==> run a <==
==> flow/design.v (excerpt) <==
module TopLevelModule(
    input clk,                    
    input [2:0] switches,        
    input confirm_key1,   
input confirm_key2,     
    input reset_key,            
    output [1:0] player_led,     
    output [1:0] winner_led           
);
==> flow/config.mk <==
export PLATFORM = sky130hd
export DESIGN_NAME = TopLevelModule
export DESIGN_NICKNAME = TopLevelModule
export VERILOG_FILES = /design/flow/design.v
export SDC_FILE = /design/flow/constraint.sdc
export NUM_CORES = 4
export LEC_CHECK = 0
export CAP_MARGIN = 0
export CORE_MARGIN = 3
export CORE_UTILIZATION = 40
export CTS_CLUSTER_SIZE = 19
export GPL_ROUTABILITY_DRIVEN = 0
export HOLD_SLACK_MARGIN = -0.04
export MIN_ROUTING_LAYER = met1
export PLACE_DENSITY_LB_ADDON = 0.25
export SETUP_SLACK_MARGIN = 2.42
export SLEW_MARGIN = 20
==> flow/constraint.sdc <==
create_clock -name core_clock -period 10.0 [get_ports {clk}]
set_input_delay 2.0000 -clock core_clock [delete_from_list [all_inputs] [get_ports {clk}]]
set_output_delay 2.0000 -clock core_clock [all_outputs]
set_load 0.01 [all_outputs]
run.sh (not shown) runs the stock make flow with config.mk's settings and CLKGATE_MAP_FILE=.
==> run b: changes against run a <==
==> flow/config.mk (replaced) <==
export PLATFORM = sky130hd
export DESIGN_NAME = TopLevelModule
export DESIGN_NICKNAME = TopLevelModule
export VERILOG_FILES = /design/flow/design.v
export SDC_FILE = /design/flow/constraint.sdc
export NUM_CORES = 4
export LEC_CHECK = 0
export ABC_AREA = 1
export CAP_MARGIN = 20
export CORE_MARGIN = 2
export CORE_UTILIZATION = 72
export CTS_CLUSTER_SIZE = 73
export PLACE_DENSITY = 0.66
export SLEW_MARGIN = 20
==> flow/constraint.sdc (replaced) <==
create_clock -name core_clock -period 4.56 [get_ports {clk}]
set_input_delay 0.9120 -clock core_clock [delete_from_list [all_inputs] [get_ports {clk}]]
set_output_delay 0.9120 -clock core_clock [all_outputs]
set_load 0.01 [all_outputs]
==> run c: changes against run a <==
==> flow/config.mk (replaced) <==
export PLATFORM = sky130hd
export DESIGN_NAME = TopLevelModule
export DESIGN_NICKNAME = TopLevelModule
export VERILOG_FILES = /design/flow/design.v
export SDC_FILE = /design/flow/constraint.sdc
export NUM_CORES = 4
export LEC_CHECK = 0
export ABC_AREA = 1
export CAP_MARGIN = 20
export CORE_MARGIN = 2
export CORE_UTILIZATION = 68
export CTS_CLUSTER_DIAMETER = 365
export PLACE_DENSITY = 0.37
export SLEW_MARGIN = 20
==> flow/constraint.sdc (replaced) <==
create_clock -name core_clock -period 4.35 [get_ports {clk}]
set_input_delay 0.8700 -clock core_clock [delete_from_list [all_inputs] [get_ports {clk}]]
set_output_delay 0.8700 -clock core_clock [all_outputs]
set_load 0.01 [all_outputs]
==> notes.md <==
fresh numbers from the pnr run: Post-DP Area 8670 um^2, Fail Reasons setup timing, DRT Wirelength approximately 21000 um, Clock buf/inv share under 10%, r2r endpoint control_unit.game_logic.winner[0], site row count 39, MI comb area about 4400 um^2, status failed layout checks, Setup WS post-layout -132 ps, final-report setup violation count 3, Setup WS pre-CTS -145 ps, fmax between 200 and 250 MHz, combinational share of power between 60% and 70%
(the above is from run c)
==> notes.md <==
fresh numbers from the pnr run: final-report setup violation count 0, Setup WS post-layout roughly 4400 ps, combinational share of power between 50 and 60%, fmax 180 MHz, DRT Wirelength approximately 23000 um, MI comb area 4880 um^2, status timing/DRC/antenna clean, Post-DP Area around 8100 um^2, site row count 50, worst path bufs/invs 1, Clock buf/inv share 3.71%
(the above is from run a)
==> notes.md <==
fresh numbers from the pnr run: Fail Reasons setup timing, combinational share of power between 60 and 70%, fmax 218 MHz, XOR Share, Synth approximately 1.1%, r2r endpoint control_unit.game_logic.win[0], MI comb area ~4500 um^2, Setup WS post-layout -27.8 ps, Syn Nets 1163, DRT Wirelength between 15000 and 20000 um, Post-DP Area around 8200 um^2, Clock buf/inv share between 2 and 2.5%, status failed layout checks, Setup WS pre-CTS roughly 7.8 ps, final-report setup violation count 3, first-pass GRT wire length 32200 um, site row count 37
(the above is from run b)
Power and IR drop assume default switching activity.
